==> try-fjord: inputs <==
==> flow/design.v (excerpt) <==
module shuzizhong(
    input wire clk1,         
    input wire reset,        
    input wire ah1,          
    input wire am1,          
    input wire alarm1,       
    input wire en,           
    input wire naozhong,     
    output wire [0:6] shi,       
    output wire [0:6] ge,        
    output wire [0:6] min_shi,   
    output wire [0:6] min_ge,    
    output wire [0:6] sec_shi,   
    output wire [0:6] sec_ge,    
    output wire daodian,     
    output wire audio        
);
    wire tick;               
    wire [7:0] bb, miao1, fen1, shi1, nao_fen, nao_shi, set1;
    wire cout10, cout_miao, cout_fen, ring;
    wire [7:0] y_shi, y_fen, y_miao;
    wire [9:0] out, fen, miao;
    fp10 a(.clk_in(clk1), .reset(reset), .tick(tick));
    reg ah_s, ah, am_s, am, alarm_s, alarm;
    always @(posedge clk1 or posedge reset) begin
        if (reset) begin
            ah_s <= 1; ah <= 1;
            am_s <= 1; am <= 1;
            alarm_s <= 0; alarm <= 0;
        end else if (tick) begin
            ah_s <= ah1; ah <= ah_s;
            am_s <= am1; am <= am_s;
            alarm_s <= alarm1; alarm <= alarm_s;
        end
    end
    wire ah_fall = tick && ah && ~ah_s;
    wire am_fall = tick && am && ~am_s;
    wire alarm_rise = tick && ~alarm && alarm_s;
    miao10 inst16(.clk(clk1), .reset(reset), .tick(tick), .cout(cout10), .qout(bb));
    miao inst20(.qout(miao1), .reset(reset), .clk(clk1), .tick(tick), .cin(cout10),
  ...
export LEC_CHECK = 0
export CAP_MARGIN = 10
export CELL_PAD_IN_SITES_DETAIL_PLACEMENT = 1
export CELL_PAD_IN_SITES_GLOBAL_PLACEMENT = 3
export CORE_ASPECT_RATIO = 0.67
export CORE_MARGIN = 2
export CORE_UTILIZATION = 17
export GPL_ROUTABILITY_DRIVEN = 0
export GPL_TIMING_DRIVEN = 1
export MIN_ROUTING_LAYER = met1
export SLEW_MARGIN = 40
create_clock -name core_clock -period 12.0 [get_ports {clk1}]
run.sh (not shown) runs the stock make flow with config.mk's settings and CLKGATE_MAP_FILE=.
==> try-willow: changes against try-fjord <==
Settings changed: ABC_AREA from default to 1, CAP_MARGIN 10 to 20, CELL_PAD_IN_SITES_DETAIL_PLACEMENT 1 to default, CELL_PAD_IN_SITES_GLOBAL_PLACEMENT 3 to default, CORE_ASPECT_RATIO 0.67 to default, CORE_UTILIZATION 17 to 70, CTS_CLUSTER_DIAMETER from default to 201, GPL_ROUTABILITY_DRIVEN 0 to default, GPL_TIMING_DRIVEN 1 to default, MIN_ROUTING_LAYER met1 to default, SLEW_MARGIN 40 to 20.
==> flow/constraint.sdc (replaced) <==
create_clock -name core_clock -period 10.7 [get_ports {clk1}]
set_input_delay 2.1400 -clock core_clock [delete_from_list [all_inputs] [get_ports {clk1}]]
set_output_delay 2.1400 -clock core_clock [all_outputs]
set_load 0.01 [all_outputs]
==> try-nickel: changes against try-fjord <==
Settings changed: ABC_AREA from default to 1, CAP_MARGIN 10 to 20, CELL_PAD_IN_SITES_DETAIL_PLACEMENT 1 to default, CELL_PAD_IN_SITES_GLOBAL_PLACEMENT 3 to default, CORE_ASPECT_RATIO 0.67 to default, CORE_UTILIZATION 17 to 72, GPL_ROUTABILITY_DRIVEN 0 to default, GPL_TIMING_DRIVEN 1 to default, MIN_ROUTING_LAYER met1 to default, PLACE_DENSITY from default to 0.35, SETUP_SLACK_MARGIN from default to 3.63, SLEW_MARGIN 40 to 20.
==> flow/constraint.sdc (replaced) <==
create_clock -name core_clock -period 12.3 [get_ports {clk1}]
set_input_delay 2.4600 -clock core_clock [delete_from_list [all_inputs] [get_ports {clk1}]]
set_output_delay 2.4600 -clock core_clock [all_outputs]
set_load 0.01 [all_outputs]
==> results <==
	try-willow	try-nickel	try-fjord
Sequential fraction of the synthesis area	25.4%	25.4%	26.2%
Ao+oa area frac	11.5%	11.5%	20.1%
Post-Synth Adder-Cell Area	11.8%	11.8%	12.3%
Clock-pin slew reported for the worst setup and hold paths after clock tree synthesis	0.07 ns	-	0.06 ns
Count of vias placed by the detailed router	17,800	-	14,800
Number of multi-input logic gates	1,660	-	1,549
Sum of met3 wire segment lengths after detailed routing	5660 µm	-	734 µm
Final sum of negative setup slack	-13.58 ns	-	-65.65 ns
Clock power share	34.6%	-	48.5%
Comb area share	53.8%	-	54.1%
Run status	failed layout checks	aborted with a tool error	failed layout checks
Failing step	-	global routing (5_1_grt)	-
Layout check failures	setup timing	-	setup timing
Stage delay of the slowest cell on the critical path	0.44 ns	-	0.47 ns
Startpoint of the lowest-slack register-to-register path	inst5.note_freq[4]	-	inst5.note_freq[4]
Worst hold path depth	1	-	2
End point of the worst hold path	inst16.qout[2]	-	ah
DRC Markers	0	-	0
Largest power group	clock	-	clock
Maximum Capacitance Violations	0	-	0
Critical path class	flop to flop	-	flop to flop
Die span in y	152 µm	150 µm	247 µm
Cell area reported after detailed placement	17,600 µm²	17,000 µm²	19,200 µm²
Nets@finish	2,754	-	2,372

==> 10-11 <==
Starting RTL as in the previous note.
clock: 25.0 ns
lec_check: 0
abc_area: 1
cap_margin: 35
cell_pad_in_sites_detail_placement: 1
core_margin: 9
core_utilization: 40
cts_cluster_size: 18
gpl_routability_driven: 0
hold_slack_margin: 0.12
min_routing_layer: met1
setup_slack_margin: 1.64
slew_margin: 5
tns_end_percent: 40
==> 04-17 (differences from 10-11) <==
Settings changed: CAP_MARGIN 35 to 20, CELL_PAD_IN_SITES_DETAIL_PLACEMENT 1 to default, CORE_MARGIN 9 to 2, CORE_UTILIZATION 40 to 62, CTS_CLUSTER_SIZE 18 to 95, GPL_ROUTABILITY_DRIVEN 0 to default, HOLD_SLACK_MARGIN 0.12 to default, MIN_ROUTING_LAYER met1 to default, SETUP_SLACK_MARGIN 1.64 to default, SLEW_MARGIN 5 to 20, TNS_END_PERCENT 40 to default.
==> flow/constraint.sdc (replaced) <==
create_clock -name core_clock -period 11.2 [get_ports {clk1}]
set_input_delay 2.2400 -clock core_clock [delete_from_list [all_inputs] [get_ports {clk1}]]
set_output_delay 2.2400 -clock core_clock [all_outputs]
set_load 0.01 [all_outputs]
==> comparison table <==
|  | 10-11 | 04-17 |
|---|---|---|
| Result of the run | finished clean | failed layout checks |
| Layout check failures | - | setup timing |
| Worst r2r dst | inst5.counter[7] | inst5.counter[2] |
| Via count of the first global-routing pass | 16000 | 14400 |
| # fillers | 4945 | 1793 |
| Global Route met3 Usage | 0.0262 | 0.0367 |
| Met3 routed wirelength | 1150 um | 2440 um |
| Worst Hold Path EP | inst5.counter[19] | inst16.qout[2] |
| Number of buffers and inverters on the critical path | 11 | 13 |
| GR met1 Demand/Resource | 0.235 | 0.398 |
| Site row count | 71 | 57 |
| Fraction of the core area covered by cells at the end of the flow | 0.452 | 0.779 |
| Slew of the pin with the lowest slew margin | 943 ps | 1060 ps |
| Die x size | 214 um | 162 um |
| Setup slack at placement | 7740 ps | -544 ps |
| Count of TritonRoute iterations in the first routing pass | 5 | 6 |
| Combinational power | 0.246 mW | 0.533 mW |
| Cell count after placement | 2847 | 2717 |
| PostCTS Resize Cnt | 0 | 26 |
| Critical Path Source | naozhong | inst5.note_freq[5] |
| Maximum fanout along the worst path | 40 | 8 |
| Launch instance of the worst register-to-register path | inst5.note_freq[0] | inst5.note_freq[5] |
| First-pass GRT wire length | 75100 um | 65000 um |
| Part of the total power dissipated in the clock network | 0.360 | 0.358 |
| Chip area | 0.0459 mm^2 | 0.0261 mm^2 |

==> run a <==
shuzizhong again, from the RTL that the note above started with.
// shuzizhong
module shuzizhong(
    input wire clk1,         
    input wire reset,        
    input wire ah1,          
    input wire am1,          
    input wire alarm1,       
    input wire en,           
    input wire naozhong,     
    output wire [0:6] shi,       
    output wire [0:6] ge,        
    output wire [0:6] min_shi,   
    output wire [0:6] min_ge,    
    output wire [0:6] sec_shi,   
    output wire [0:6] sec_ge,    
    output wire daodian,     
    output wire audio        
);
clock: 12.3 ns
lec_check: 0
abc_area: 1
cap_margin: 20
core_margin: 2
core_utilization: 65
cts_cluster_diameter: 205
place_density: 0.35
slew_margin: 20
==> inputs of run b, as changes to run a <==
==> flow/config.mk (replaced) <==
export PLATFORM = sky130hd
export DESIGN_NAME = shuzizhong
export DESIGN_NICKNAME = shuzizhong
export VERILOG_FILES = /design/flow/design.v
export SDC_FILE = /design/flow/constraint.sdc
export NUM_CORES = 4
export LEC_CHECK = 0
export CAP_MARGIN = 20
export CORE_MARGIN = 2
export CORE_UTILIZATION = 60
export SLEW_MARGIN = 20
==> flow/constraint.sdc (replaced) <==
create_clock -name core_clock -period 13.2 [get_ports {clk1}]
set_input_delay 2.6400 -clock core_clock [delete_from_list [all_inputs] [get_ports {clk1}]]
set_output_delay 2.6400 -clock core_clock [all_outputs]
set_load 0.01 [all_outputs]
==> inputs of run c, as changes to run a <==
--- a/flow/config.mk
+++ b/flow/config.mk
@@ -8,7 +8,9 @@
 export ABC_AREA = 1
 export CAP_MARGIN = 20
 export CORE_MARGIN = 2
-export CORE_UTILIZATION = 65
-export CTS_CLUSTER_DIAMETER = 205
-export PLACE_DENSITY = 0.35
+export CORE_UTILIZATION = 70
+export CTS_CLUSTER_DIAMETER = 195
+export CTS_CLUSTER_SIZE = 72
+export HOLD_SLACK_MARGIN = 0.29
+export SETUP_SLACK_MARGIN = 2.41
 export SLEW_MARGIN = 20
==> flow/constraint.sdc (replaced) <==
create_clock -name core_clock -period 10.7 [get_ports {clk1}]
set_input_delay 2.1400 -clock core_clock [delete_from_list [all_inputs] [get_ports {clk1}]]
set_output_delay 2.1400 -clock core_clock [all_outputs]
set_load 0.01 [all_outputs]
==> results <==
- Run b completed and failed the layout checks on setup timing. Run a went through all stages and came out clean. Run c stopped in global routing (5_1_grt) (GRT-0116).
- Between run b and run a, the lower clock power is in run b (gap 4.5%, measured against run a).
- Combinational power: run b is lower than run a (92%).
- Of run b and run a, run a has the higher final cell count (gap 11%, measured against run a).
- In run a the via count is higher than in run b, by about 3.3%.
==> figures <==
Result of the run: run b finished with violations; run c did not finish; run a no timing/DRC/antenna violations
Last stage reached: run b -; run c global routing (5_1_grt); run a -
Violated checks: run b setup timing; run c -; run a -
Origin of the worst min-delay path: run b ah_s; run c -; run a inst16.qout[2]
Net count reported at finish: run b 2,273; run c -; run a 2,591
FMAX: run b 71.78 MHz; run c -; run a 84.15 MHz
Stages on worst setup path: run b 80; run c -; run a 92
Number of cells on the worst hold path: run b 2; run c -; run a 1
Core area: run b 0.02439 mm2; run c 0.02169 mm2; run a 0.02333 mm2
Setup-failing EPs final: run b 33; run c -; run a 0
Vias post-DR: run b 14,660; run c -; run a 15,150
Final Hold Fails: run b 0; run c -; run a 0
Power is estimated from default activity; no workload was simulated.
